==> design.v <==
module decimator
               (
                clk,
                enable,
                rstn,
                filter_in,
                filter_out,
                ce_out
                );
  input   clk; 
  input   enable; 
  input   rstn; 
  input   [5:0] filter_in;  
  output  [20:0] filter_out;  
  output  ce_out; 
  reg  [3:0] cur_count;  
  wire phase_1;  
  reg  ce_out_reg;  
  reg  signed [5:0] input_register;  
  wire signed [5:0] section_in1;  
  wire signed [20:0] section_cast1;  
  wire signed [20:0] sum1;  
  reg  signed [20:0] section_out1;  
  wire signed [20:0] add_cast;  
  wire signed [20:0] add_cast_1;  
  wire signed [21:0] add_temp;  
  wire signed [20:0] section_in2;  
  wire signed [20:0] sum2;  
  reg  signed [20:0] section_out2;  
  wire signed [20:0] add_cast_2;  
  wire signed [20:0] add_cast_3;  
  wire signed [21:0] add_temp_1;  
  wire signed [20:0] section_in3;  
  wire signed [20:0] sum3;  
  reg  signed [20:0] section_out3;  
  wire signed [20:0] add_cast_4;  
  wire signed [20:0] add_cast_5;  
  wire signed [21:0] add_temp_2;  
  wire signed [20:0] section_in4;  
  wire signed [20:0] diff1;  
  wire signed [20:0] section_out4;  
  wire signed [20:0] sub_cast;  
  wire signed [20:0] sub_cast_1;  
  wire signed [21:0] sub_temp;  
  reg  signed [20:0] int_delay_pipe [0:1] ;  
  wire signed [20:0] section_in5;  
  wire signed [20:0] diff2;  
  wire signed [20:0] section_out5;  
  wire signed [20:0] sub_cast_2;  
  wire signed [20:0] sub_cast_3;  
  wire signed [21:0] sub_temp_1;  
  reg  signed [20:0] int_delay_pipe_1 [0:1] ;  
  wire signed [20:0] section_in6;  
  wire signed [20:0] diff3;  
  wire signed [20:0] section_out6;  
  wire signed [20:0] sub_cast_4;  
  wire signed [20:0] sub_cast_5;  
  wire signed [21:0] sub_temp_2;  
  reg  signed [20:0] int_delay_pipe_2 [0:1] ;  
  reg  signed [20:0] output_register;  
  always @ (posedge clk or negedge rstn)
    begin: ce_output
      if (rstn == 1'b0) begin
        cur_count <= 4'b0000;
      end
      else begin
        if (enable == 1'b1) begin
          if (cur_count == 4'b1111) begin
            cur_count <= 4'b0000;
          end
          else begin
            cur_count <= cur_count + 1'b1;
          end
        end
      end
    end  
  assign  phase_1 = (cur_count == 4'b0001 && enable == 1'b1)? 1'b1 : 1'b0;
  always @ (posedge clk or negedge rstn)
    begin: ce_output_register
      if (rstn == 1'b0) begin
        ce_out_reg <= 1'b0;
      end
      else begin
          ce_out_reg <= phase_1;
      end
    end  
  always @ (posedge clk or negedge rstn)
    begin: input_reg_process
      if (rstn == 1'b0) begin
        input_register <= 0;
      end
      else begin
        if (enable == 1'b1) begin
          input_register <= filter_in;
        end
      end
    end  
  assign section_in1 = input_register;
  assign section_cast1 = $signed({{15{section_in1[5]}}, section_in1});
  assign add_cast = section_cast1;
  assign add_cast_1 = section_out1;
  assign add_temp = add_cast + add_cast_1;
  assign sum1 = add_temp[20:0];
  always @ (posedge clk or negedge rstn)
    begin: integrator_delay_section1
      if (rstn == 1'b0) begin
        section_out1 <= 0;
      end
      else begin
        if (enable == 1'b1) begin
          section_out1 <= sum1;
        end
      end
    end  
  assign section_in2 = section_out1;
  assign add_cast_2 = section_in2;
  assign add_cast_3 = section_out2;
  assign add_temp_1 = add_cast_2 + add_cast_3;
  assign sum2 = add_temp_1[20:0];
  always @ (posedge clk or negedge rstn)
    begin: integrator_delay_section2
      if (rstn == 1'b0) begin
        section_out2 <= 0;
      end
      else begin
        if (enable == 1'b1) begin
          section_out2 <= sum2;
        end
      end
    end  
  assign section_in3 = section_out2;
  assign add_cast_4 = section_in3;
  assign add_cast_5 = section_out3;
  assign add_temp_2 = add_cast_4 + add_cast_5;
  assign sum3 = add_temp_2[20:0];
  always @ (posedge clk or negedge rstn)
    begin: integrator_delay_section3
      if (rstn == 1'b0) begin
        section_out3 <= 0;
      end
      else begin
        if (enable == 1'b1) begin
          section_out3 <= sum3;
        end
      end
    end  
  assign section_in4 = section_out3;
  assign sub_cast = section_in4;
  assign sub_cast_1 = diff1;
  assign sub_temp = sub_cast - sub_cast_1;
  assign section_out4 = sub_temp[20:0];
  always @ (posedge clk or negedge rstn)
    begin: comb_delay_section4
      if (rstn == 1'b0) begin
        int_delay_pipe[0] <= 21'b000000000000000000000;
        int_delay_pipe[1] <= 21'b000000000000000000000;
      end
      else begin
        if (phase_1 == 1'b1) begin
          int_delay_pipe[1] <= int_delay_pipe[0];
          int_delay_pipe[0] <= section_in4;
        end
      end
    end  
  assign diff1 = int_delay_pipe[1];
  assign section_in5 = section_out4;
  assign sub_cast_2 = section_in5;
  assign sub_cast_3 = diff2;
  assign sub_temp_1 = sub_cast_2 - sub_cast_3;
  assign section_out5 = sub_temp_1[20:0];
  always @ (posedge clk or negedge rstn)
    begin: comb_delay_section5
      if (rstn == 1'b0) begin
        int_delay_pipe_1[0] <= 21'b000000000000000000000;
        int_delay_pipe_1[1] <= 21'b000000000000000000000;
      end
      else begin
        if (phase_1 == 1'b1) begin
          int_delay_pipe_1[1] <= int_delay_pipe_1[0];
          int_delay_pipe_1[0] <= section_in5;
        end
      end
    end  
  assign diff2 = int_delay_pipe_1[1];
  assign section_in6 = section_out5;
  assign sub_cast_4 = section_in6;
  assign sub_cast_5 = diff3;
  assign sub_temp_2 = sub_cast_4 - sub_cast_5;
  assign section_out6 = sub_temp_2[20:0];
  always @ (posedge clk or negedge rstn)
    begin: comb_delay_section6
      if (rstn == 1'b0) begin
        int_delay_pipe_2[0] <= 21'b000000000000000000000;
        int_delay_pipe_2[1] <= 21'b000000000000000000000;
      end
      else begin
        if (phase_1 == 1'b1) begin
          int_delay_pipe_2[1] <= int_delay_pipe_2[0];
          int_delay_pipe_2[0] <= section_in6;
        end
      end
    end  
  assign diff3 = int_delay_pipe_2[1];
  always @ (posedge clk or negedge rstn)
    begin: output_reg_process
      if (rstn == 1'b0) begin
        output_register <= 0;
      end
      else begin
        if (phase_1 == 1'b1) begin
          output_register <= section_out6;
        end
      end
    end  
  assign ce_out = ce_out_reg;
  assign filter_out = output_register;
endmodule   
`timescale 1 ns / 1 ns
module loop_filter
          (
           clk,
           rstn,
           enable,
           filter_in,
           ceout,
           filter_out,
           a2,a3,b1,b2
          );
  input   clk;
  input   rstn;
  input   enable;
  input   signed [15:0] filter_in;   
  output  ceout;
  output  signed [15:0] filter_out;   
  input signed [17:0] a2,a3,b1,b2;
  wire enb_1_16_0;
  wire signed [33:0] b_1_out1;   
  wire signed [33:0] b_2_out1;   
  wire signed [15:0] CastCAS_out1;   
  wire signed [33:0] a_2_out1;   
  wire signed [33:0] a_3_out1;   
  wire signed [15:0] CastStates3_out1;   
  reg signed [15:0] BodyDelay3_out1;   
  wire signed [36:0] BodyLSum2_sub_cast;   
  wire signed [37:0] BodyLSum2_sub_cast_1;   
  wire signed [36:0] BodyLSum2_sub_cast_2;   
  wire signed [37:0] BodyLSum2_sub_cast_3;   
  wire signed [37:0] BodyLSum2_sub_temp;   
  wire signed [36:0] BodyLSum2_out1;   
  wire signed [37:0] BodyRSum2_sub_cast;   
  wire signed [36:0] BodyRSum2_sub_cast_1;   
  wire signed [37:0] BodyRSum2_sub_cast_2;   
  wire signed [37:0] BodyRSum2_sub_temp;   
  wire signed [36:0] BodyRSum2_out1;   
  wire signed [15:0] CastStates2_out1;   
  reg signed [15:0] BodyDelay2_out1;   
  wire signed [36:0] HeadSum1_add_cast;   
  wire signed [37:0] HeadSum1_add_cast_1;   
  wire signed [36:0] HeadSum1_add_cast_2;   
  wire signed [37:0] HeadSum1_add_cast_3;   
  wire signed [37:0] HeadSum1_add_temp;   
  wire signed [36:0] HeadSum1_out1;   
  assign b_1_out1 = b1 * filter_in;
  assign b_2_out1 = b2 * filter_in;
  assign enb_1_16_0 = enable;
  assign a_2_out1 = a2 * CastCAS_out1;
  assign a_3_out1 = a3 * CastCAS_out1;
  assign CastStates3_out1 = {{3{a_3_out1[33]}}, a_3_out1[33:21]};
  always @(posedge clk or negedge rstn)
    begin : BodyDelay3_process
      if (rstn == 1'b0) begin
        BodyDelay3_out1 <= 16'sb0000000000000000;
      end
      else begin
        if (enb_1_16_0) begin
          BodyDelay3_out1 <= CastStates3_out1;
        end
      end
    end
  assign BodyLSum2_sub_cast = {{2{b_2_out1[33]}}, {b_2_out1, 1'b0}};
  assign BodyLSum2_sub_cast_1 = BodyLSum2_sub_cast;
  assign BodyLSum2_sub_cast_2 = {BodyDelay3_out1, 21'b000000000000000000000};
  assign BodyLSum2_sub_cast_3 = BodyLSum2_sub_cast_2;
  assign BodyLSum2_sub_temp = BodyLSum2_sub_cast_1 - BodyLSum2_sub_cast_3;
  assign BodyLSum2_out1 = ((BodyLSum2_sub_temp[37] == 1'b0) && (BodyLSum2_sub_temp[36] != 1'b0) ? 37'sh0FFFFFFFFF :
              ((BodyLSum2_sub_temp[37] == 1'b1) && (BodyLSum2_sub_temp[36] != 1'b1) ? 37'sh1000000000 :
              $signed(BodyLSum2_sub_temp[36:0])));
  assign BodyRSum2_sub_cast = BodyLSum2_out1;
  assign BodyRSum2_sub_cast_1 = a_2_out1;
  assign BodyRSum2_sub_cast_2 = BodyRSum2_sub_cast_1;
  assign BodyRSum2_sub_temp = BodyRSum2_sub_cast - BodyRSum2_sub_cast_2;
  assign BodyRSum2_out1 = ((BodyRSum2_sub_temp[37] == 1'b0) && (BodyRSum2_sub_temp[36] != 1'b0) ? 37'sh0FFFFFFFFF :
              ((BodyRSum2_sub_temp[37] == 1'b1) && (BodyRSum2_sub_temp[36] != 1'b1) ? 37'sh1000000000 :
              $signed(BodyRSum2_sub_temp[36:0])));
  assign CastStates2_out1 = ((BodyRSum2_out1[36] == 1'b0) && (BodyRSum2_out1[35:21] == 15'b111111111111111) ? 16'sb0111111111111111 :
              $signed(BodyRSum2_out1[36:21]));
  always @(posedge clk or negedge rstn)
    begin : BodyDelay2_process
      if (rstn == 1'b0) begin
        BodyDelay2_out1 <= 16'sb0000000000000000;
      end
      else begin
        if (enb_1_16_0) begin
          BodyDelay2_out1 <= CastStates2_out1;
        end
      end
    end
  assign HeadSum1_add_cast = {{2{b_1_out1[33]}}, {b_1_out1, 1'b0}};
  assign HeadSum1_add_cast_1 = HeadSum1_add_cast;
  assign HeadSum1_add_cast_2 = {BodyDelay2_out1, 21'b000000000000000000000};
  assign HeadSum1_add_cast_3 = HeadSum1_add_cast_2;
  assign HeadSum1_add_temp = HeadSum1_add_cast_1 + HeadSum1_add_cast_3;
  assign HeadSum1_out1 = ((HeadSum1_add_temp[37] == 1'b0) && (HeadSum1_add_temp[36] != 1'b0) ? 37'sh0FFFFFFFFF :
              ((HeadSum1_add_temp[37] == 1'b1) && (HeadSum1_add_temp[36] != 1'b1) ? 37'sh1000000000 :
              $signed(HeadSum1_add_temp[36:0])));
  assign CastCAS_out1 = ((HeadSum1_out1[36] == 1'b0) && (HeadSum1_out1[35:31] != 5'b00000) ? 16'sb0111111111111111 :
              ((HeadSum1_out1[36] == 1'b1) && (HeadSum1_out1[35:31] != 5'b11111) ? 16'sb1000000000000000 :
              $signed(HeadSum1_out1[31:16])));
  assign filter_out = CastCAS_out1;
  assign ceout = enable;
endmodule   
module dlf_core (
   input             clk,
   input             rstn,
   input             dlf_en,
   input  [4:0]      tdc_dout,
   input  [17:0]     dlf_a2,
   input  [17:0]     dlf_a3,
   input  [17:0]     dlf_b1,
   input  [17:0]     dlf_b2,
   input  [14:0]     dlf_sdm_nc_in,
   output [15:0]     dlf_out,
   output            dlf_valid
   );
   wire signed [5:0]  dec_in;
   wire signed [20:0] dec_out;
   wire signed [15:0] dec_out_slc;
   wire signed [15:0] dlf_sdm_nc_in_ext;
   wire signed [15:0] dlf_in;
   wire signed [15:0] lf_out;
   wire               dec_ce;
   reg  [15:0]        dlf_out_r;
   reg                dlf_valid_r;
   assign dec_in = tdc_dout - 6'sd16;
   assign dlf_sdm_nc_in_ext = {1'b0,dlf_sdm_nc_in};
   assign dec_out_slc = dec_out[20:5];
   assign dlf_in = dec_out_slc - dlf_sdm_nc_in_ext;
   decimator decimator_1(
			 .clk(clk),
			 .enable(dlf_en),
			 .rstn(rstn),
			 .filter_in(dec_in),
			 .filter_out(dec_out),
			 .ce_out(dec_ce)
			 );
   loop_filter loop_filter_1(
			     .clk(clk),
			     .rstn(rstn),
			     .enable(dec_ce),
			     .filter_in(dlf_in),
			     .ceout(),
			     .filter_out(lf_out),
			     .a2(dlf_a2),
			     .a3(dlf_a3),
			     .b1(dlf_b1),
			     .b2(dlf_b2)
			     );
   always @(posedge clk or negedge rstn) begin
      if (rstn == 1'b0) begin
	 dlf_out_r <= 16'd0;
	 dlf_valid_r <= 1'b0;
      end
      else begin
	 dlf_valid_r <= dec_ce;
	 if (dec_ce)
	   dlf_out_r <= lf_out;
      end
   end
   assign dlf_out = dlf_out_r;
   assign dlf_valid = dlf_valid_r;
endmodule
==> run.sh <==
#!/bin/bash
# the make line also repeats each setting of config.mk as NAME=value (left out here)
make -C /OpenROAD-flow-scripts/flow DESIGN_CONFIG=/design/flow/config.mk WORK_HOME=/design/flow/orfs CLKGATE_MAP_FILE= finish
==> config.mk <==
export PLATFORM = sky130hd
export DESIGN_NAME = dlf_core
export DESIGN_NICKNAME = dlf_core
export VERILOG_FILES = /design/flow/design.v
export SDC_FILE = /design/flow/constraint.sdc
export NUM_CORES = 4
export LEC_CHECK = 0
export ABC_AREA = 0
export CAP_MARGIN = 20
export CELL_PAD_IN_SITES_GLOBAL_PLACEMENT = 0
export CORE_ASPECT_RATIO = 1.46
export CORE_MARGIN = 2
export CORE_UTILIZATION = 69
export CTS_CLUSTER_DIAMETER = 143
export GPL_ROUTABILITY_DRIVEN = 0
export MAX_ROUTING_LAYER = met4
export MIN_ROUTING_LAYER = met1
export SLEW_MARGIN = 20
==> constraint.sdc <==
create_clock -name core_clock -period 12.1 [get_ports {clk}]
set_input_delay 2.4200 -clock core_clock [delete_from_list [all_inputs] [get_ports {clk}]]
set_output_delay 2.4200 -clock core_clock [all_outputs]
set_load 0.01 [all_outputs]
==> notes.org, run 1 <==
* Flow results

** Global route
- The first global-routing pass estimated 270000 um of wire.
- The via count of the first global-routing pass is 54100.
- Leftover overflow at the end of global routing :: 0
- Entering global routing, the biggest net connects 94 pins.
- The initial antenna violation count is 5.
- Overall fraction of global-route tracks in use :: 0.388

** CTS
- Per the TritonCTS log, the buffer count is 28.
- Clk Latency, worst-skew pair :: 0.62 ns
- The number of clock sinks came to 261.
- Hold repair after CTS inserted 0 buffers.
- Per the CTS log, the maximum H-tree level is 1.
- Looking at the worst setup and hold paths, the clock pins of their registers show a slew of 0.07 ns.
- Root buffer selected by CTS :: clkbuf_16
- Looking at the clock tree report, the maximum root-to-sink buffer count equals 3.
- CTS tree :: built

** Place
- In this run the tool buffered the top-level ports with 111 buffer cells.
- Detailed placement ended at an HPWL of 132000 um.
- Number of cells after detailed placement :: 8458

** Logic synthesis
- Leading post-synthesis cells by instance count :: inv_1 (1477), fa_1 (1228), nand2_1 (972)
- Register bit count reported by yosys :: 261
- The portion of synthesized area spent on multiplexers is 0.0138.
- Counting flops with a built-in enable in the synthesized netlist gives 0.
- Flip-flop cell with the highest count after synthesis :: dfrtp_1
- Nets at Floorplan :: 8597
- Among the non-sequential cells, adder cells take the most area.
- Of the total synthesized cell area, the portion taken by AND-OR and OR-AND cells is 0.0793.
- The share of synthesized area in the top cell type comes to 0.402.
- Looking at area per cell type in the netlist, the leader is fa_1.
- Post-synth area hogs :: fa_1 (40%), dfrtp_1 (11%), ha_1 (11%)
- After synthesis, the chip area reported by Yosys is 0.0611 sq mm.
- Library cells used by synthesis :: 100
- For reference, the post-synthesis area per instance comes to 9.05 sq um.
- The cell-mix breakdown from Yosys lists the simple-gate area share as 0.156.
- Number of cell instances after yosys synthesis :: 6756
- Adder-cell share of the synthesized area :: 0.508
- Number of warnings reported in the yosys synthesis log :: 6
- The synthesized netlist occupies a cell area of 0.0611 sq mm.
- Portion of the post-synthesis area used by sequential elements :: 0.107
- Dominant cell by count in the synthesized netlist :: inv_1
- Synthesis produced a netlist whose cell count is 6756.
- The cell-mix breakdown from Yosys lists the XOR/XNOR area share as 0.0299.
- For this run, asynchronously set or reset flops after synthesis account for 1.00.

** STA
- Maximum clock frequency :: 54.6 MHz
- Worst slew margin :: 0.254
- The final hold violation count recorded for this run is 0.
- Across the routed clock network, the largest skew measured is 0.0243 ns.
- In the final timing run, aggregate negative setup slack is -177.64 ns.
- Setup WS post-layout :: -6.22 ns
- Subtracting the final worst setup slack from the clock period gives 18.32 ns.
- Measured slew at the worst slew-check pin :: 1.12 ns
- Setup repair after global routing could not meet its margin everywhere.
- Counting pins that exceed their max-slew limit in the final report gives 0.
- Final setup violation count :: 44
- In the finished design, the share of the clock period the worst path needs comes to 1.51.

** Detailed routing
- After detailed routing, the number of remaining DRC violations is 0.
- Detailed router's first-iteration violation count :: 3001
- DRT Wirelength :: 167000 um
- Via-per-instance ratio :: 5.71
- First drt pass iteration count :: 6
- Count of nets left with antenna violations after detail routing :: 0
- Wire length per cell after detailed routing :: 19.4 um
- Via count :: 49300

** Worst hold path
- STA reports the tightest min-delay check as being of type flop to flop.
- Endpoint, Worst Hold :: decimator_1.int_delay_pipe_2[1][0]
- In the hold timing report, the worst path depth is 2.
- Hold path startpoint :: decimator_1.int_delay_pipe_2[1][0]

** Setup path
- The worst register-to-register path has a setup slack of -5.03 ns.
- Highest cell delay on the worst timing path :: 0.67 ns
- The most numerous cell type found on the critical path is fa_1.
- Worst path buffer plus inverter count :: 15
- Crit. Startpoint :: dlf_sdm_nc_in[0]
- Walking the critical path from launch to capture passes 74 cell instances.
- Looking at the reg2reg group, the worst path ends at loop_filter_1.BodyDelay2_out1[7].
- Data required time at the worst endpoint :: 12.60 ns
- The launch point of the worst register-to-register path is recorded as decimator_1.output_register[5].
- The worst register-to-register path depth is 74.
- Of all nets on the critical path, the largest fanout is 6.
- Critical Path Slowest Stage Cell :: fa_1
- STA classifies the critical path startpoint as an input port.
- Endpoint arrival time on the critical path :: 18.83 ns
- STA classifies the critical path endpoint as a flop.
- Capturing element of the worst setup path :: loop_filter_1.BodyDelay2_out1[7]
- The critical path is of the input port to flop type.
- In this design, the largest share of critical-path delay is due to adder cells.

** Floorplanning
- After floorplanning, the die was sized to cover 0.0911 sq mm.
- Core Footprint :: 0.0875 sq mm
- In this run the horizontal extent of the chip is 250 um.
- Vertical die dimension :: 364 um
- Num rows :: 131
- Top-level I/O count :: 112
- At the floorplan stage, the core utilization is reported as 0.699.

** Final layout
- Per the run report, area growth between synthesis and finish was 18.0%.
- Leaving out filler cells and counting taps, the final layout contains 8623.
- Fill count :: 5490
- Final net count :: 9307

** Run status
- Violated checks :: negative setup slack
- The flow ran to the end, but the layout failed its checks.

** Job
- In this run the tools logged warnings totalling 40.
- Number of violations of the max-capacitance limit :: 0
-- repair_timing --
action | CTS | global route
hold endpoints to repair | 0 | 0
gates resized | 160 | 164
pin swaps | 106 | 119
setup buffers | 60 | 38
endpoints found under the setup margin | 44 | 44
gates cloned | 11 | 6
-- metrics by stage --
| step | instance area, sq um | worst slack [ns] | utilization | hold slack [ns] |
|---|---|---|---|---|
| finish | 72100 | -6.22 | 0.824 | 0.474 |
| global route | 72100 | -6.81 | 0.824 | 0.490 |
| CTS | 71100 | -5.96 | 0.812 | 0.475 |
| detailed placement | 68700 | -7.19 | 0.785 | 0.461 |
| global placement | 68700 | -6.93 | 0.785 | 0.449 |
| floorplan | 62000 | -5.65 | - | 0.352 |
-- cell type report --
cell class,count,area (sq um),area share
Antenna cell,5,12.5,0.000173
Timing Repair Buffer,925,8050,0.112
Clock buffer,35,767,0.0106
Sequential cell,261,6530,0.0906
Clock inverter,17,234,0.00324
Multi-Input combinational cell,4771,49600,0.687
Tap cell,1130,1410,0.0196
Inverter,1479,5560,0.0770
-- metal layers --
metal | up-vias | global-route usage | wire length, um
li1 | 22000 | - | -
met5 | - | - | 0
met1 | 24800 | 0.414 | 56500
met2 | 1778 | 0.685 | 87300
met4 | 0 | 0.244 | 13600
met3 | 714 | 0.0492 | 9850
==> inputs of run 2 (changes only) <==
Settings changed: ABC_AREA 0 to 1, CAP_MARGIN 20 to 40, CELL_PAD_IN_SITES_GLOBAL_PLACEMENT 0 to not set, CORE_ASPECT_RATIO 1.46 to not set, CORE_UTILIZATION 69 to 45, CTS_CLUSTER_DIAMETER 143 to 81, CTS_CLUSTER_SIZE set to 87, GPL_TIMING_DRIVEN set to 0, MIN_ROUTING_LAYER met1 to not set, PLACE_DENSITY_LB_ADDON set to 0.26, SLEW_MARGIN 20 to 10, TNS_END_PERCENT set to 65.
Clock period 12.1 ns to 22.9 ns, I/O delays scaled along.
==> run 2 against run 1 <==
  * Now clean on timing, DRC and antenna
  * Design area fell by 10%
  * Wire length increased by 3.9%
  * Clock skew rose by 0.013 ns
  * Area after synthesis is 0.76% lower
  * Global-route usage decreased by 12 points
  * Flip-flop count is the same
  * Critical path depth up 8
  * Setup slack gained 7.2 ns
  * Register-to-register slack improved by 10 ns
  * Worst hold slack worse by 0.025 ns
  * Non-clock buffer count shrank 586
==> notes.org, run 2 <==
* Flow results

** Global route
- The via count of the first global-routing pass was 50400.
- Entering global routing, the biggest net connects 97 pins.
- First-pass GRT wire length :: 278000 um
- Leftover overflow at the end of global routing :: 0
- The initial antenna violation count was 2.
- Overall fraction of global-route tracks in use :: 0.267

** Place
- After detailed placement, the design holds a cell count of 9275.
- HPWL after detailed placement :: 148000 um
- Buffers placed on the I/O ports in this run total 86.

** STA
- Post-route clock period utilization :: 0.957
- Looking at the max-slew report, the worst-margin pin has a slew of 0.900 ns.
- Number of failing hold endpoints at the final stage :: 0
- Final setup violation count :: 0
- Final hold slack :: 0.449 ns
- Counting I/O delays and the setup requirement, the final critical path takes 21.92 ns.
- Between clock sinks in the finished design, the worst skew comes to 0.0375 ns.
- Total negative setup slack :: 0 ns
- The max-slew check reports its worst relative slack as 0.400.
- Maximum clock frequency :: 45.6 MHz
- Final tally of max-slew violations :: 0

** Final layout
- Non-filler cells in the finished layout :: 9325
- The area growth from synthesis to layout is 7.05%.
- The layout has 13000 filler cells.
- Final net count :: 9382

** Logic synthesis
- Among all cell types in the netlist, the one instantiated most often is inv_1.
- Summing all multiplexer cells gives an area fraction of 0.
- Leading post-synthesis cells by instance count :: inv_1 (1809), nand2_1 (1482), fa_1 (1228)
- The main area contributors are fa_1 (41%), inv_1 (11%), dfrtp_1 (11%).
- For reference, the post-synthesis area per instance comes to 8.19 sq um.
- Share of Yosys cell area claimed by the top area cell type :: 0.405
- Post-synthesis compound-gate area fraction :: 0.0687
- Counting the warning lines in the Yosys log gives 6.
- XOR Share, Synth :: 0.0300
- Of the total synthesized cell area, the portion taken by full adders, half adders and majority gates is 0.512.
- AND/OR/NAND/NOR Cells, Area Fraction :: 0.154
- Per the Yosys statistics, synthesis produced 7405 cells.
- Yosys synthesis chip area :: 0.0607 sq mm
- After technology mapping, the gate count stands at 7405.
- Portion of the post-synthesis area used by sequential elements :: 0.108
- Register bit count reported by yosys :: 261
- Sorting the Yosys area breakdown by cell type puts at the top fa_1.
- Nets at Floorplan :: 9246
- Share of synthesized registers carrying an async set or reset :: 1.00
- Count of flip-flops with a built-in enable after synthesis :: 0
- After synthesis the cells add up to 0.0607 sq mm.
- For this run, the leading register cell type out of synthesis is dfrtp_1.
- By area, the combinational part of the netlist is dominated by adder cells.
- Library cells used by synthesis :: 51

** Floorplanning
- The floorplan step set the die width to 371 um.
- Top-level I/O count :: 112
- The initial utilization of the core area, before any placement, comes to 0.454.
- Vertical die dimension :: 371 um
- Num rows :: 134
- Core Footprint :: 0.134 sq mm
- The die covers 0.138 sq mm.

** CTS
- Per the post-CTS timing run, clock transition at the registers of the reported paths is 0.09 ns.
- CTS tree :: built
- Clock Sinks :: 261
- Per the skew report, the later register of the worst-skew pair sees a clock latency of 0.58 ns.
- Per the CTS log, the maximum H-tree level is 1.
- Clock Path Buffers :: 3
- Root buffer selected by CTS :: clkbuf_16
- In this run, post-CTS hold repair placed 0 buffers.
- The CTS report gives the tree buffer count as 19.

** Setup path
- Kind of critical path :: input port to flop
- Setup slack on the worst reg-to-reg path comes out at 5.04 ns.
- The most numerous cell type found on the critical path is nand2_1.
- Data arrives at the worst endpoint at 22.37 ns.
- The timing report attributes the biggest portion of critical-path delay to adder cells.
- Per the post-run analysis, buffers plus inverters along the critical path come to 17.
- R2r endpoint :: loop_filter_1.BodyDelay2_out1[6]
- The report shows a maximum critical-path fanout of 10.
- The report puts the cell count of the worst reg-to-reg path at 80.
- Per the timing report, the most critical flop-to-flop path originates at decimator_1.output_register[7].
- Data on the critical path is required at its endpoint by 23.35 ns.
- In this run the worst setup path terminates at loop_filter_1.BodyDelay2_out1[6].
- Kind of start point of the critical path :: input port
- According to the timing report, the critical path is launched from dlf_sdm_nc_in[2].
- The longest incremental delay of any stage on the critical path is reported as 0.69 ns.
- STA classifies the critical path endpoint as a flop.
- The slowest stage of the critical path belongs to the cell clkbuf_1.
- Worst path depth :: 82

** Job
- Number of violations of the max-capacitance limit :: 0
- In this run the tools logged warnings totalling 35.

** Worst hold path
- The startpoint identified for the worst hold timing path is decimator_1.ce_out_reg.
- Endpoint, Worst Hold :: dlf_valid_r
- The tightest min-delay check is of the flop to flop type.
- The number of cells on the worst hold path is listed as 0.

** Detailed routing
- Via count :: 48500
- First drt pass iteration count :: 6
- Drt drc :: 0
- Detailed router's first-iteration violation count :: 3395
- Count of nets left with antenna violations after detail routing :: 0
- Wire length per cell after detailed routing :: 18.6 um
- Via-per-instance ratio :: 5.21
- DRT Wirelength :: 174000 um

** Run status
- Result of the run :: complete, no violations
[run 2: metrics by stage]
step	utilization	instance area [sq um]	setup slack [ns]
floorplan	-	60700	3.46
global placement	0.477	63700	-1.13
detailed placement	0.479	64000	-1.24
CTS	0.484	64700	0.00616
global route	0.486	65000	-0.0227
finish	0.486	65000	0.980
[run 2: area by class of cell]
cell class	count	area, sq um	share of cell area
timing repair buffer	116	1250	0.0193
buffer	223	887	0.0137
tap	1768	2210	0.0341
antenna	3	7.51	0.000116
clock buffer	19	475	0.00732
inverter	1831	6890	0.106
multi-input combinational	5089	46500	0.715
clock inverter	15	226	0.00349
sequential	261	6530	0.101
[run 2: timing repair]
item	in CTS	in global routing
buffers inserted	0	11
resized	8	59
endpoints found under the setup margin	16	29
pin swaps	0	2
[run 2: metal layers]
metal | vias to the layer above | global-route usage | part of all wire
met1 | 24300 | 0.348 | 0.42
met2 | 1661 | 0.428 | 0.47
met5 | - | - | 0
met3 | 347 | 0.0400 | 0.073
li1 | 22200 | - | -
met4 | 0 | 0.0877 | 0.041
==> inputs of run 3 (changes only) <==
Settings changed: ABC_AREA 1 to not set, CAP_MARGIN 40 to 20, CORE_UTILIZATION 45 to 71, CTS_CLUSTER_DIAMETER 81 to not set, CTS_CLUSTER_SIZE 87 to not set, GPL_ROUTABILITY_DRIVEN 0 to not set, GPL_TIMING_DRIVEN 0 to not set, HOLD_SLACK_MARGIN set to -0.05, MAX_ROUTING_LAYER met4 to not set, PLACE_DENSITY_LB_ADDON 0.26 to not set, SETUP_SLACK_MARGIN set to 3.87, SLEW_MARGIN 10 to 20, TNS_END_PERCENT 65 to 5.
Clock period 22.9 ns to 13.7 ns, I/O delays scaled along.
==> run 3 against run 2 <==
  * Now fails the layout checks on negative setup slack
  * Utilization increased by 35 points
  * First-iteration DRC count fell by 5.9%
  * Design area rose by 10%
  * Flip-flop count unchanged
  * Critical path type unchanged
  * Cell count fell by 7.5%
  * Clock skew decreased by 0.011 ns
  * Wire length decreased by 11%
  * Area after synthesis grew 0.77%
  * Worst hold slack improved by 0.026 ns
==> notes.org, run 3 <==
* Flow results

** Run status
- Result of the run :: finished with violations
- The layout checks failed on negative setup slack.

** Floorplanning
- In the floorplan report the effective utilization is 0.717.
- During I/O placement, the number of pins put on the boundary was 112.
- The die is 297 um tall.
- Floorplan die width :: 297 um
- The floorplan has 107 rows.
- Die area :: 0.0885 sq mm
- Core Footprint :: 0.0853 sq mm

** Setup path
- R2r endpoint :: loop_filter_1.BodyDelay2_out1[0]
- FF-to-FF Start :: decimator_1.output_register[5]
- STA classifies the critical path startpoint as an input port.
- Data required time at the worst endpoint :: 14.20 ns
- Looking at the critical path, the single cell with the biggest stage delay is fa_1.
- STA classifies the critical path endpoint as a flop.
- Crit. Startpoint :: dlf_sdm_nc_in[4]
- Grouping stages by cell kind, the critical path spends the most delay in adder cells.
- On the worst path, the slowest cell contributes a delay of 0.54 ns.
- Maximum fanout along the worst path :: 6
- Worst path buffer plus inverter count :: 16
- By instance count, the cell type seen most on the critical path is fa_1.
- Worst path depth :: 74
- Endpoint arrival time on the critical path :: 19.11 ns
- Path depth of the worst reg2reg path :: 75
- The critical path in this run is classified as input port to flop.
- The most critical setup path has its endpoint at loop_filter_1.BodyDelay2_out1[0].

** Logic synthesis
- Counting flops and latches in the post-synthesis netlist gives 261.
- Library cells used by synthesis :: 100
- Dominant cell by count in the synthesized netlist :: inv_1
- AND/OR/NAND/NOR Cells, Area Fraction :: 0.156
- Netlist area before placement :: 0.0611 sq mm
- Post-synthesis average cell area :: 9.05 sq um
- The synthesis report lists the most area-consuming cells as fa_1 (40%), dfrtp_1 (11%), ha_1 (11%).
- Synth mux share :: 0.0138
- Leading area contributor after synthesis :: fa_1
- Number of warnings reported in the yosys synthesis log :: 6
- After technology mapping, the gate count stands at 6756.
- Synthesis produced a netlist with a net count of 8597.
- Dominant combinational cell family by area after synthesis :: adder cells
- Yosys synthesis chip area :: 0.0611 sq mm
- Flip-flop cell with the highest count after synthesis :: dfrtp_1
- Count of flip-flops with a built-in enable after synthesis :: 0
- Number of cell instances after yosys synthesis :: 6756
- The area fraction of the largest cell type after synthesis is 0.402.
- The share of the Yosys chip area taken by registers is 0.107.
- The synthesis run shows the most used standard cells to be inv_1 (1477), fa_1 (1228), nand2_1 (972).
- Share of synthesized registers carrying an async set or reset :: 1.00
- The cell-mix breakdown from Yosys lists the XOR/XNOR area share as 0.0299.
- Post-synthesis compound-gate area fraction :: 0.0793
- Adder-cell share of the synthesized area :: 0.508

** Worst hold path
- Type of the worst min-delay path :: flop to flop
- Looking at the hold checks, the worst path lands on decimator_1.int_delay_pipe_1[0][9].
- Hold path startpoint :: decimator_1.int_delay_pipe_1[0][9]
- Depth of the worst hold-timing path :: 2

** STA
- The routed design could run at a clock period as short as 18.61 ns.
- On the final layout, the worst clock skew is 0.0260 ns.
- For reference, the final report shows the max-slew violation count at 0.
- Hold-check failures listed in the final report amount to 0.
- Total negative setup slack :: -138.39 ns
- Of the available clock period, the critical path in the final layout requires 1.36.
- The critical path in the final layout is reported with a setup slack of -4.91 ns.
- RSZ-0062 raised after global routing :: true
- Maximum clock frequency :: 53.7 MHz
- Headroom to the max-slew limit came out at 0.295.
- Setup violations remaining at the end of the flow were counted as 29.
- The transition time recorded at the tightest slew-check pin is 1.04 ns.

** Place
- Routability congestion estimate from global placement :: 0.953
- According to the dpl log, the detail-placed design has an HPWL of 125000 um.
- During placement, the flow inserted port buffers numbering 111.
- Prior to clock tree synthesis, the placed netlist has a worst setup slack of -6.29 ns.

** Final layout
- Fill cells in the final layout number 5193.
- Multi-input combinational cell area :: 0.0493 sq mm
- In this run the layout overhead on the synthesized area is reported as 16.9%.
- The area taken by sequential standard cells is reported as 0.00653 sq mm.
- The finished design was reported to have a net count of 9295.

** Detailed routing
- Detailed-route iteration 0 reported a violation count of 3195.
- In the final routed layout, each cell accounts on average for 18.0 um.
- Via count :: 48100
- Count of nets left with antenna violations after detail routing :: 0
- Drt drc :: 0
- The routed design has 155000 um of wire.
- First drt pass iteration count :: 6
- Via-per-instance ratio :: 5.58

** Job
- Number of violations of the max-capacitance limit :: 0
- The logs give a warning total of 43.

** CTS
- The registers of the reported paths see a clock transition of 0.06 ns.
- Clk Latency, worst-skew pair :: 0.59 ns
- Clock Path Buffers :: 3
- TritonCTS built the clock tree.
- Clock Sinks :: 261
- In this run the number of H-tree levels came out at 1.
- Num CTS Buffers :: 29
- The report puts the hold buffer count at CTS at 0.
- The root buffer cell chosen for the clock tree is clkbuf_16.

** Global route
- First-pass GRT wire length :: 259000 um
- Vias in the first global route :: 52400
- The total overflow left after global routing is 0.
- Overall fraction of global-route tracks in use :: 0.363
- Largest net degree at the start of global routing :: 168
- The initial antenna violation count came to 5.
==> run 3: metrics by stage <==
| stage | area (sq um) | hold slack, ns | util | cells |
|---|---|---|---|---|
| 2_1_floorplan | 61600 | 0.352 | - | 6756 |
| 3_3_place_gp | 68900 | 0.452 | 0.807 | 8511 |
| 3_5_place_dp | 68900 | 0.453 | 0.807 | 8511 |
| 4_1_cts | 71000 | 0.473 | 0.833 | 8606 |
| 5_1_grt | 71500 | 0.495 | 0.838 | 8621 |
| 6_report | 71500 | 0.475 | 0.838 | 8622 |
==> run 3: area by class of cell <==
cell class,count,share of cell area
clock buffer,38,0.0112
antenna,5,0.000175
multi-input combinational,4770,0.689
sequential,261,0.0914
inverter,1479,0.0777
clock inverter,12,0.00210
tap,1144,0.0200
timing repair buffer,913,0.108
==> run 3: routing by layer <==
layer	global-route usage	vias to the layer above	routed length, um
met4	0.145	2	7080
met1	0.471	24000	60200
met5	0	-	10
li1	-	21900	-
met3	0.0473	431	10700
met2	0.622	1784	77200
==> run 3: what timing repair did <==
| item | in CTS | in global routing |
|---|---|---|
| endpoints found under the setup margin | 45 | 45 |
| cloned | 5 | 2 |
| setup buffers | 40 | 9 |
| resized | 195 | 89 |
| pin swaps | 150 | 81 |
==> inputs of run 4 (changes only) <==
Settings changed: CORE_UTILIZATION 71 to 62, HOLD_SLACK_MARGIN -0.05 to not set, SETUP_SLACK_MARGIN 3.87 to not set, TNS_END_PERCENT 5 to not set.
Clock period 13.7 ns to 21.5 ns, I/O delays scaled along.
==> run 4 against run 3 <==
  * Critical path depth fell by 4
  * Now clean on timing, DRC and antenna
  * Global-route usage fell by 5.4 points
  * Utilization fell by 16 points
  * Die area rose by 14%
  * Setup slack improved by 5.7 ns
  * Via count fell by 6.0%
  * Register-to-register slack improved by 7.7 ns
  * Sequential share of layout area rose by 0.62 points
  * Synthesized cell count did not move
  * Largest cell class unchanged
==> notes.org, run 4 <==
* Flow results

** Setup path
- Tracing the worst setup path back leads to its startpoint at dlf_sdm_nc_in[0].
- Worst path depth :: 70
- In this design, the stage delay of the slowest critical-path cell is 0.53 ns.
- By instance count, the cell type seen most on the critical path is fa_1.
- R2r endpoint :: loop_filter_1.BodyDelay2_out1[0]
- Kind of critical path :: input port to flop
- Worst path buffer plus inverter count :: 12
- The worst setup path is launched from an input port.
- Data required time at the worst endpoint :: 21.98 ns
- Critical Path Slowest Stage Cell :: fa_1
- STA lists the maximum fanout along the critical path as 14.
- Endpoint arrival time on the critical path :: 21.14 ns
- Path depth of the worst reg2reg path :: 70
- Following the worst setup path forward leads to its endpoint at loop_filter_1.BodyDelay2_out1[0].
- STA classifies the critical path endpoint as a flop.
- Per the timing report, the most critical flop-to-flop path originates at decimator_1.output_register[5].
- The worst register-to-register path has a setup slack of 4.45 ns.
- Cell family with most CP delay :: adder cells

** STA
- Setup WS post-layout :: 0.834 ns
- The max-slew check reports its worst relative slack as 0.240.
- Final hold slack :: 0.459 ns
- Post-route clock period utilization :: 0.961
- The final layout reports a setup TNS of 0 ns.
- Measured slew at the worst slew-check pin :: 1.13 ns
- Counting I/O delays and the setup requirement, the final critical path takes 20.67 ns.
- Final setup violation count :: 0
- Number of failing hold endpoints at the final stage :: 0
- Setup clock skew after layout :: 0.0379 ns
- Maximum clock frequency :: 48.4 MHz
- Final tally of max-slew violations :: 0

** Job
- Number of violations of the max-capacitance limit :: 0
- Number of logged tool warnings :: 39

** Logic synthesis
- The most used flip-flop cell after synthesis is dfrtp_1.
- In this run, synthesis inferred 0 flip-flops with an integrated enable.
- Of the combinational cells, the family taking the most area is adder cells.
- Portion of the post-synthesis area used by sequential elements :: 0.107
- In this run, the synthesized area fraction spent on AND-OR/OR-AND gates is recorded as 0.0793.
- XOR Share, Synth :: 0.0299
- Per the synthesis report, the number of distinct cell types is 100.
- Per the synthesis report, the adder-cell share of the synthesized area is 0.508.
- AND/OR/NAND/NOR Cells, Area Fraction :: 0.156
- Per the Yosys statistics, synthesis produced 6756 cells.
- Yosys synthesis chip area :: 0.0611 sq mm
- Yosys reported that registers with async set or reset make up 1.00.
- The most frequently used library cell after synthesis is inv_1.
- Sorting the synthesized cells by area gives the leading types as fa_1 (40%), dfrtp_1 (11%), ha_1 (11%).
- The commonest cells after synthesis are inv_1 (1477), fa_1 (1228), nand2_1 (972).
- Share of Yosys cell area claimed by the top area cell type :: 0.402
- Synthesis handed over a netlist of 6756 instances.
- Looking at area per cell type in the netlist, the leader is fa_1.
- For reference, the post-synthesis area per instance comes to 9.05 sq um.
- Nets at Floorplan :: 8597
- After synthesis, the share of cell area in mux cells is 0.0138.
- Number of warnings reported in the yosys synthesis log :: 6
- Yosys reported a register bit count of 261.
- Netlist area before placement :: 0.0611 sq mm

** Global route
- Met3 GRT Util :: 0.0252
- The initial antenna violation count was 5.
- Total global-route track usage over all layers is 0.309.
- Routing resource usage on met1 recorded by global route was 0.416.
- Largest net degree at the start of global routing :: 116
- met2 is the most crowded layer.
- First-pass GRT wire length :: 251000 um
- The total overflow left after global routing is 0.
- met2 track demand over resource after global routing is 0.545.
- Vias in the first global route :: 48600

** Final layout
- Multi-input combinational cell area :: 0.0483 sq mm
- The sequential cells in the finished layout cover a total of 0.00653 sq mm.
- After the flow finishes, the layout carries non-filler instances totaling 8301.
- From synthesis to final layout, the design area changed by 9.50%.
- Fill cells in the final layout number 8158.
- In the final design database the tool counted 8830 nets.

** Place
- Routability-driven placement finished with a final weighted congestion of 0.926.
- HPWL after detailed placement :: 123000 um
- Tally of buffers added on design ports :: 111
- STA on the placed design reports a worst setup slack of -0.581 ns.
- Number of cells after detailed placement :: 8237

** Detailed routing
- Via count :: 45200
- First drt pass iteration count :: 6
- After detailed routing, the average wire length per cell comes to 18.0 um.
- DRT Wirelength :: 149000 um
- Drt drc :: 0
- After detailed routing, the number of vias per cell comes to 5.45.
- The detail route stage leaves a number of antenna-violating nets equal to 0.
- Detailed-route iteration 0 reported a violation count of 2495.

** Floorplanning
- The chip occupies 0.101 sq mm.
- According to the floorplan report, the die width is 318 um.
- After floorplanning, the core was sized to cover 0.0981 sq mm.
- Vertical die dimension :: 318 um
- Num rows :: 115
- According to the I/O placement log, the pin count is 112.
- The share of the core area taken by cells at floorplan is 0.623.

** CTS
- TritonCTS built the clock tree.
- Num CTS Buffers :: 30
- The number of hold buffers added after CTS was 0.
- Number of H-tree branching levels :: 1
- Root buffer selected by CTS :: clkbuf_16
- In the CTS report, the clock slew at the register clock pins of the worst setup and hold paths is listed as 0.06 ns.
- Clock Sinks :: 261
- Clk Latency, worst-skew pair :: 0.63 ns
- Clock Path Buffers :: 3

** Run status
- Result of the run :: complete, no violations

** Worst hold path
- Endpoint, Worst Hold :: decimator_1.int_delay_pipe_2[1][20]
- Along the worst hold path, the cell count comes to 2.
- STA lists the startpoint of the worst hold path as decimator_1.int_delay_pipe_2[0][20].
- Type of the worst min-delay path :: flop to flop
-- run 4: layout make-up --
class / instances / area share
clock buffer: 45 / 0.0128
clock inverter: 11 / 0.00293
antenna: 1 / 0.0000374
timing repair buffer: 448 / 0.0578
sequential: 261 / 0.0976
multi-input combinational: 4769 / 0.722
tap: 1287 / 0.0241
inverter: 1479 / 0.0830
-- run 4: per-stage QoR --
stage | util | cell area [sq um]
floorplan | - | 61100
global placement | 0.669 | 65700
finish | 0.682 | 67000
global route | 0.682 | 67000
CTS | 0.680 | 66700
detailed placement | 0.669 | 65700
-- run 4: per-layer routing --
metal | share of wire | vias up
li1 | - | 21000
met1 | 0.42 | 23000
met2 | 0.51 | 1029
met3 | 0.044 | 219
met4 | 0.026 | 4
met5 | 0.00023 | -
-- run 4: repair_timing --
action                                  CTS  global route
buffers inserted                          0             6
endpoints found under the setup margin    0            29
resized                                   0            49
endpoints found under the hold margin     0             0
==> inputs of run 5 (changes only) <==
Settings changed: ABC_AREA set to 1, CELL_PAD_IN_SITES_GLOBAL_PLACEMENT set to 0, CORE_ASPECT_RATIO set to 0.97, CORE_UTILIZATION 62 to 72, CTS_CLUSTER_DIAMETER set to 25, GPL_ROUTABILITY_DRIVEN set to 0, HOLD_SLACK_MARGIN set to -0.05, MAX_ROUTING_LAYER set to met4, MIN_ROUTING_LAYER set to met1, PLACE_DENSITY_LB_ADDON set to 0.02, SETUP_SLACK_MARGIN set to 3.87.
Clock period 21.5 ns to 20.7 ns, I/O delays scaled along.
==> run 5 against run 4 <==
  * Synthesized cell count up 9.6%
  * Flip-flop count unchanged
  * Utilization up 15 points
  * Critical path type unchanged
  * Largest cell class unchanged
  * Critical endpoint is now loop_filter_1.BodyDelay2_out1[1]
  * Sequential share of layout area down 0.35 points
==> notes.org, run 5 <==
* Flow results

** STA
- Number of failing hold endpoints at the final stage :: 0
- The worst-case max-slew headroom was logged as 0.331.
- Final tally of max-slew violations :: 0
- For the pin with the worst max-slew slack, the measured transition is 1.00 ns.
- In the final run the clock tree shows a worst skew of 0.0393 ns.
- The routed design could run at a clock period as short as 19.24 ns.
- Final hold analysis gives a worst-case slack of 0.472 ns.
- Based on the critical path, the design can be clocked at up to 52.0 MHz.
- The final timing summary puts the cycle share of the worst path at 0.930.
- For this run, the final setup violation count is recorded as 0.
- After routing, the total negative slack on setup checks comes to 0 ns.
- Setup repair after global routing could not meet its margin everywhere.

** Floorplanning
- Floorplan die width :: 299 um
- Die area :: 0.0866 sq mm
- Vertical die dimension :: 290 um
- During I/O placement, the number of pins put on the boundary was 112.
- The initial utilization of the core area, before any placement, comes to 0.729.
- Core Footprint :: 0.0833 sq mm
- Num rows :: 104

** Logic synthesis
- Looking at the cell usage after synthesis, the top flip-flop cell is dfrtp_1.
- Dominant cell by count in the synthesized netlist :: inv_1
- Nets at Floorplan :: 9246
- Yosys printed 6 warnings.
- Of the post-synthesis cell area, the dominant cell type holds 0.405.
- The post-synth register bit count is 261.
- The cell-mix breakdown from Yosys lists the adder-cell area share as 0.512.
- The share of the Yosys chip area taken by registers is 0.108.
- Netlist area before placement :: 0.0607 sq mm
- Summed over all instances, the cell type with the most area after synthesis is fa_1.
- The synthesis report gives the async set-or-reset register share as 1.00.
- Count of flip-flops with a built-in enable after synthesis :: 0
- Number of cell instances after yosys synthesis :: 7405
- AND/OR/NAND/NOR Cells, Area Fraction :: 0.154
- By area, the combinational part of the netlist is dominated by adder cells.
- Leading post-synthesis cells by instance count :: inv_1 (1809), nand2_1 (1482), fa_1 (1228)
- Averaged over all synthesized cells, the footprint is 8.19 sq um.
- Of the total synthesized cell area, the portion taken by AND-OR and OR-AND cells is 0.0687.
- Library cells used by synthesis :: 51
- In this run, the synthesized area fraction spent on xor and xnor cells is recorded as 0.0300.
- Post-synth area hogs :: fa_1 (41%), inv_1 (11%), dfrtp_1 (11%)
- Post-synthesis, Yosys gives the total cell area as 0.0607 sq mm.
- The portion of synthesized area spent on multiplexers is 0.
- After technology mapping, the gate count stands at 7405.

** Detailed routing
- The script logs the ratio of routed vias to standard cells as 5.93.
- The routed layout has 52000 vias.
- Drt drc :: 0
- The script logs the mean routed wire length per placed instance as 20.6 um.
- Count of nets left with antenna violations after detail routing :: 0
- Detailed router's first-iteration violation count :: 5363
- DRT Wirelength :: 181000 um
- The first detailed-routing pass ran for 8 iterations.

** Job
- Number of violations of the max-capacitance limit :: 0
- Number of logged tool warnings :: 44

** CTS
- Clock Path Buffers :: 3
- The root buffer cell chosen for the clock tree is clkbuf_16.
- Looking at the clock tree report, the H-tree level count equals 3.
- As reported, the later end of the worst-skew pair has a clock insertion delay of 0.61 ns.
- Looking at the worst setup and hold paths, the clock pins of their registers show a slew of 0.04 ns.
- TritonCTS built the clock tree.
- Clock Sinks :: 261
- Num CTS Buffers :: 72

** Global route
- Largest net degree at the start of global routing :: 123
- Overall fraction of global-route tracks in use :: 0.422
- Number of antenna violations at the first check in global routing :: 8
- First-pass GRT wire length :: 279000 um
- The via count of the first global-routing pass is 54800.
- Global routing finished with a remaining overflow of 0.

** Place
- During placement, the flow inserted port buffers numbering 111.
- Summed over all nets, the half-perimeter wirelength after detailed placement is 130000 um.
- In this run the cell area measured after placement is 0.0632 sq mm.
- Including well taps, the total number of placed cells is 8464.

** Worst hold path
- Looking at hold timing, the worst path starts from decimator_1.int_delay_pipe_1[0][0].
- Looking at the hold checks, the worst path lands on decimator_1.int_delay_pipe_1[1][0].
- The worst hold path passes through 2 cells.
- The most critical min-delay path falls under flop to flop.

** Final layout
- Fill count :: 4941
- In the final layout, flip-flops and latches occupy 0.00653 sq mm.
- Synth-to-layout area growth :: 14.4%
- The net count of the finished layout is 9452.
- After routing the design area is 0.0694 sq mm.
- Non-filler cells in the finished layout :: 8776
- In the final layout, the multi-input gates occupy 0.0485 sq mm.

** Setup path
- For the worst flop-to-flop path, the logic depth is 86.
- R2r endpoint :: loop_filter_1.BodyDelay2_out1[1]
- OpenSTA lists the critical path startpoint as dlf_sdm_nc_in[2].
- Worst path depth :: 88
- Along the worst path, the maximum fanout reaches 8.
- Kind of critical path :: input port to flop
- Critical Path Slowest Stage Cell :: fa_2
- Following the worst setup path forward leads to its endpoint at loop_filter_1.BodyDelay2_out1[1].
- Cell family with most CP delay :: adder cells
- Endpoint arrival time on the critical path :: 19.68 ns
- STA classifies the critical path endpoint as a flop.
- The largest single stage delay on the critical path is 0.61 ns.
- Data required time at the worst endpoint :: 21.13 ns
- Worst path buffer plus inverter count :: 22
- In this design, the critical path's most frequently occurring cell is nand2_1.
- In this run the critical register-to-register path is launched from decimator_1.output_register[5].
- Across all register-to-register paths, the minimum setup slack is 4.62 ns.
- STA classifies the critical path startpoint as an input port.

** Run status
- The run finished with no timing, DRC or antenna violations.
==> run 5: cell type report <==
type | count | area share
Tap cell | 1113 | 0.0201
Timing Repair Buffer | 350 | 0.0502
Inverter | 1831 | 0.101
Multi-Input combinational cell | 5092 | 0.699
Clock buffer | 96 | 0.0290
Timing Repair inverter | 3 | 0.000288
Sequential cell | 261 | 0.0941
Clock inverter | 25 | 0.00649
Antenna cell | 5 | 0.000180
==> run 5: metal layers <==
layer,share of wire,GRT usage,up-vias,wire length (um)
met1,0.35,0.522,25400,63000
met5,0,-,-,0
li1,-,-,22400,-
met2,0.46,0.659,3277,83500
met3,0.12,0.105,1003,22300
met4,0.065,0.194,0,11700
==> run 5: what timing repair did <==
action	in CTS	in global routing
endpoints found under the setup margin	29	29
cloned	10	1
buffers inserted	103	72
pin swaps	112	197
hold buffers	0	0
gates resized	257	300
==> run 5: per-stage QoR <==
| step | utilization | worst slack, ns |
|---|---|---|
| floorplan | - | 2.83 |
| global placement | 0.759 | 0.328 |
| detailed placement | 0.759 | 0.000179 |
| CTS | 0.814 | 2.10 |
| global route | 0.834 | 0.849 |
| finish | 0.834 | 1.46 |
==> inputs of run 6 (changes only) <==
Settings changed: ABC_AREA 1 to not set, CELL_PAD_IN_SITES_GLOBAL_PLACEMENT 0 to not set, CORE_ASPECT_RATIO 0.97 to not set, CORE_UTILIZATION 72 to 71, CTS_CLUSTER_DIAMETER 25 to not set, GPL_ROUTABILITY_DRIVEN 0 to not set, HOLD_SLACK_MARGIN -0.05 to not set, MAX_ROUTING_LAYER met4 to not set, MIN_ROUTING_LAYER met1 to not set, PLACE_DENSITY_LB_ADDON 0.02 to not set, SETUP_SLACK_MARGIN 3.87 to not set.
Clock period 20.7 ns to 16.7 ns, I/O delays scaled along.
==> run 6 against run 5 <==
  * Now fails the layout checks on negative setup slack
  * Clock-buffer cell count shrank 48
  * Design area grew 3.3%
  * Utilization is 0.74 points higher
  * Cell count down 1.8%
  * Sequential share of layout area shrank 0.30 points
  * Die area is 2.2% higher
  * Flip-flop count unchanged
  * Non-clock buffer count grew 550
  * Worst hold slack got worse by 0.012 ns
  * Critical endpoint is now loop_filter_1.BodyDelay2_out1[0]
==> notes.org, run 6 <==
* Flow results

** Setup path
- Crit. Startpoint :: dlf_sdm_nc_in[1]
- The worst setup path is launched from an input port.
- Critical Path Slowest Stage Cell :: fa_1
- The worst setup path is captured at a flop.
- In this run the critical register-to-register path is launched from decimator_1.output_register[5].
- The arrival time of data at the worst endpoint is listed as 19.61 ns.
- The timing report gives the biggest stage delay along the critical path as 0.56 ns.
- Maximum fanout along the worst path :: 6
- The most numerous cell type found on the critical path is fa_1.
- Worst path depth :: 78
- At the worst endpoint, the required time is 17.15 ns.
- Logic depth along the worst register-to-register path is recorded as 78.
- For reference, the most critical setup path is categorized as input port to flop.
- Grouping stages by cell kind, the critical path spends the most delay in adder cells.
- Looking at the reg2reg group, the worst path ends at loop_filter_1.BodyDelay2_out1[0].
- Capturing element of the worst setup path :: loop_filter_1.BodyDelay2_out1[0]
- Along the critical path, the tally of buffer and inverter instances is 21.

** Logic synthesis
- Post-synth the commonest register cell is dfrtp_1.
- In the synthesized netlist, the number of instances is 6756.
- Post-synthesis compound-gate area fraction :: 0.0793
- Portion of the post-synthesis area used by sequential elements :: 0.107
- Share of synthesized registers carrying an async set or reset :: 1.00
- In the post-synthesis netlist, the cell with the most instances is inv_1.
- The commonest cells after synthesis are inv_1 (1477), fa_1 (1228), nand2_1 (972).
- The synthesized netlist was found by Yosys to have 6756 cells.
- Leading area contributor after synthesis :: fa_1
- Adder-cell share of the synthesized area :: 0.508
- Per the synthesis report, the XOR/XNOR share of the synthesized area is 0.0299.
- Dividing the synthesized area by the synthesized cell count gives 9.05 sq um.
- Post-synth area hogs :: fa_1 (40%), dfrtp_1 (11%), ha_1 (11%)
- The post-synth count of flops with an enable pin is 0.
- In this run, synthesis produced a sequential element count of 261.
- The net count after synthesis is 8597.
- According to the Yosys statistics, the synthesized design has a chip area of 0.0611 sq mm.
- The area fraction of the largest cell type after synthesis is 0.402.
- Dominant combinational cell family by area after synthesis :: adder cells
- Netlist area before placement :: 0.0611 sq mm
- Synth mux share :: 0.0138
- Of the total synthesized cell area, the portion taken by AND, OR, NAND and NOR gates is 0.156.
- Per the synthesis report, the number of distinct cell types is 100.
- For this run, the number of Yosys warnings is 6.

** Floorplanning
- Top-level I/O count :: 112
- Core Footprint :: 0.0853 sq mm
- The share of the core area taken by cells at floorplan is 0.717.
- In this run the core area contains 107 standard-cell rows.
- Floorplan die width :: 297 um
- Vertical die dimension :: 297 um
- The die covers 0.0885 sq mm.

** Place
- Per the placement log, port buffering inserted 111 buffers.
- Per the placement report, the placed cell count is 8466.
- Post-detailed-placement cell area :: 0.0687 sq mm
- STA on the placed design reports a worst setup slack of -3.53 ns.
- Routability congestion estimate from global placement :: 0.969
- In the placement report, post-DP HPWL is listed as 125000 um.

** Global route
- Global routing put the most usage on met2.
- In the global route stage, met2 resource usage came out at 0.639.
- After global routing the overflow that remains totals 0.
- Number of antenna violations at the first check in global routing :: 8
- Global routing usage on met1 :: 0.466
- Vias in the first global route :: 53600
- First-pass GRT wire length :: 264000 um
- For this run, global-route usage on met3 was measured as 0.0583.
- Overall fraction of global-route tracks in use :: 0.371
- Entering global routing, the biggest net connects 174 pins.

** CTS
- Clk pin slew, worst setup/hold paths :: 0.06 ns
- Clk Latency, worst-skew pair :: 0.59 ns
- Counting every sink on the clock net gives 261.
- TritonCTS built the clock tree.
- The clock passes through at most 3 buffers.
- Per the TritonCTS log, the buffer count is 35.
- In this run the clock root is driven by a clkbuf_16.
- Number of H-tree branching levels :: 2

** STA
- In the post-route analysis, the smallest setup slack over all paths is -2.45 ns.
- Setup clock skew after layout :: 0.0571 ns
- Total negative setup slack :: -66.36 ns
- Post-route clock period utilization :: 1.15
- Number of failing hold endpoints at the final stage :: 0
- Final hold analysis gives a worst-case slack of 0.460 ns.
- Final tally of max-slew violations :: 0
- Maximum clock frequency :: 52.2 MHz
- The worst pin sits at a relative slew slack of 0.291.
- Setup repair after global routing could not meet its margin everywhere.
- At the pin with the least slew margin, the transition time is 1.06 ns.
- Time the worst path needs with I/O delays and setup :: 19.15 ns
- The last timing report of the flow puts the setup violation total at 29.

** Detailed routing
- The detail route stage leaves a number of antenna-violating nets equal to 0.
- Detailed router's first-iteration violation count :: 3272
- The routed design shows a via density per instance of 5.66.
- In the final routed layout, each cell accounts on average for 18.3 um.
- Wires add up to 158000 um.
- First drt pass iteration count :: 6
- Drt drc :: 0
- Via count :: 48800

** Run status
- The flow ran to the end, but the layout failed its checks.
- The reasons given for failing layout checks are negative setup slack.

** Final layout
- Excluding fillers, the count of instances in the completed layout stands at 8622.
- Once layout is done, the placed cells without fillers occupy 0.0717 sq mm.
- Synth-to-layout area growth :: 17.3%
- The post-route utilization of the core is recorded as 0.841.
- Fill count :: 5132
- After the last flow step, the layout net total stands at 9288.

** Job
- Number of logged tool warnings :: 42
- Number of violations of the max-capacitance limit :: 0

** Worst hold path
- Hold analysis lists the worst path endpoint as decimator_1.int_delay_pipe_1[1][4].
- STA lists the startpoint of the worst hold path as decimator_1.int_delay_pipe_1[0][4].
- The worst hold path was traced through 2 stages.
- The tightest min-delay check is of the flop to flop type.
==> run 6: area by class of cell <==
class / instances / area (sq um) / share of cell area
multi-input cells: 4770 / 49400 / 0.689
clock inverters: 13 / 191 / 0.00267
well taps: 1144 / 1430 / 0.0200
flip-flops and latches: 261 / 6530 / 0.0911
clock buffers: 48 / 1020 / 0.0143
repair buffers: 900 / 7570 / 0.106
diodes: 7 / 17.5 / 0.000244
inverters: 1479 / 5560 / 0.0775
==> run 6: what timing repair did <==
action,CTS,global route
pin swaps,142,36
hold buffers,0,0
setup buffers,74,11
gates cloned,2,1
resized,195,76
setup endpoints to repair,29,29
==> run 6: routing by layer <==
layer,up-vias,routed length [um]
met5,-,0
met4,0,7530
met3,468,11600
met2,1839,79300
met1,24600,59300
li1,21900,-
==> inputs of run 7 (changes only) <==
Settings changed: CAP_MARGIN 20 to 40, CORE_ASPECT_RATIO set to 0.71, CORE_UTILIZATION 71 to 72, MAX_ROUTING_LAYER set to met4, SLEW_MARGIN 20 to 5.
Clock period 16.7 ns to 15.5 ns, I/O delays scaled along.
==> run 7 against run 6 <==
  * Flip-flop count unchanged
  * Clock-buffer cell count is 10 lower
  * Wire length up 8.5%
  * Clock skew is 0.0020 ns higher
  * Utilization rose by 2.0 points
  * Setup slack worse by 1.6 ns
  * Design area increased by 1.5%
  * Area after synthesis unchanged
  * Global-route usage is 3.3 points higher
  * Die area fell by 1.3%
  * Still fails the layout checks on negative setup slack
==> notes.org, run 7 <==
* Flow results

** Run status
- Result of the run :: finished with violations
- The checks that failed were negative setup slack.

** Logic synthesis
- Leading post-synthesis cells by instance count :: inv_1 (1477), fa_1 (1228), nand2_1 (972)
- XOR Share, Synth :: 0.0299
- Nets at Floorplan :: 8597
- Number of warnings reported in the yosys synthesis log :: 6
- Looking at area per cell type in the netlist, the leader is fa_1.
- Post-synthesis average cell area :: 9.05 sq um
- Dominant cell by count in the synthesized netlist :: inv_1
- The main area contributors are fa_1 (40%), dfrtp_1 (11%), ha_1 (11%).
- Among all flip-flop cells after synthesis, the most frequent one is dfrtp_1.
- Of the post-synthesis cell area, the dominant cell type holds 0.402.
- The synthesis run identifies the leading combinational cell family as adder cells.
- Register bit count reported by yosys :: 261
- Per the post-synthesis report, the number of cells in the design is 6756.
- Counting flops with a built-in enable in the synthesized netlist gives 0.
- Yosys synthesis chip area :: 0.0611 sq mm
- The gate-level netlist out of Yosys references 100 unique cell types.
- Share of synthesized registers carrying an async set or reset :: 1.00
- Netlist area before placement :: 0.0611 sq mm

** Worst hold path
- Hold path startpoint :: decimator_1.int_delay_pipe[0][0]
- Type of the worst min-delay path :: flop to flop

** Detailed routing
- For this run, the detailed router's first-pass iteration total came to 9.
- DRT Wirelength :: 171000 um
- Detailed router's first-iteration violation count :: 4519

** Job
- Number of logged tool warnings :: 44

** Floorplanning
- The core region is 0.0846 sq mm.
- Measured along the x axis, the die boundary spans 350 um.
- Die area :: 0.0873 sq mm

** CTS
- Num CTS Buffers :: 30
- Clk pin slew, worst setup/hold paths :: 0.06 ns
- CTS built an H-tree with a depth of 1.
- Hold Buf Count CTS :: 0
- Root buffer selected by CTS :: clkbuf_16

** Global route
- Number of antenna violations at the first check in global routing :: 5
- Vias in the first global route :: 53200
- Looking at the global route congestion table, the highest-usage layer is met2.
- Met3 GRT Util :: 0.0759
- Leftover overflow at the end of global routing :: 0

** STA
- In the final report, the number of pins over their slew limit comes to 0.
- The last timing report of the flow puts the setup violation total at 29.
- Setup clock skew after layout :: 0.0591 ns
- RSZ-0062 raised after global routing :: true
- Subtracting the final worst setup slack from the clock period gives 19.58 ns.
- After routing, the total negative slack on setup checks comes to -111.13 ns.
- Number of failing hold endpoints at the final stage :: 0
- At the pin with the least slew margin, the transition time is 1.11 ns.
- Maximum clock frequency :: 51.1 MHz
- Setup WS post-layout :: -4.08 ns

** Final layout
- Fill count :: 4713
- Post-route design area :: 0.0728 sq mm
- Post-layout utilization of the core :: 0.861
- The sequential cells in the finished layout cover a total of 0.00653 sq mm.

** Setup path
- Worst path depth :: 73
- Endpoint arrival time on the critical path :: 20.04 ns
- Highest cell delay on the worst timing path :: 0.77 ns
- Critical Path Slowest Stage Cell :: fa_1
- Per the timing report, the most critical flop-to-flop path originates at decimator_1.output_register[5].
- Cell type with the highest occurrence count on the critical path :: fa_1
- Critical path capture point type :: flop
- Cell family with most CP delay :: adder cells

** Place
- The placement summary gives the final routability congestion estimate as 0.983.
- Post-detailed-placement cell area :: 0.0691 sq mm
==> run 7: cell type report <==
class / instances / share of cell area
multi-input combinational: 4771 / 0.684
sequential: 261 / 0.0898
clock inverter: 15 / 0.00260
timing repair buffer: 982 / 0.116
antenna: 4 / 0.000138
inverter: 1479 / 0.0763
tap: 1150 / 0.0198
clock buffer: 38 / 0.0114
==> run 7: repair_timing <==
| action | in CTS | in global routing |
|---|---|---|
| setup buffers | 71 | 52 |
| pin swaps | 138 | 156 |
| gates cloned | 8 | 3 |
| resized | 180 | 175 |
| setup endpoints to repair | 29 | 29 |
==> run 7: metrics by stage <==
stage	hold slack, ns
after detailed placement	0.452
final	0.472
after CTS	0.473
after floorplan	0.352
after global routing	0.487
after global placement	0.445
==> run 7: per-layer routing <==
metal  share of wire  up-vias  wire (um)
li1                -    22100          -
met1            0.39    25000      66200
met2            0.47     2491      80100
met3            0.10      578      17300
met4           0.044        0       7480
met5               0        -          0
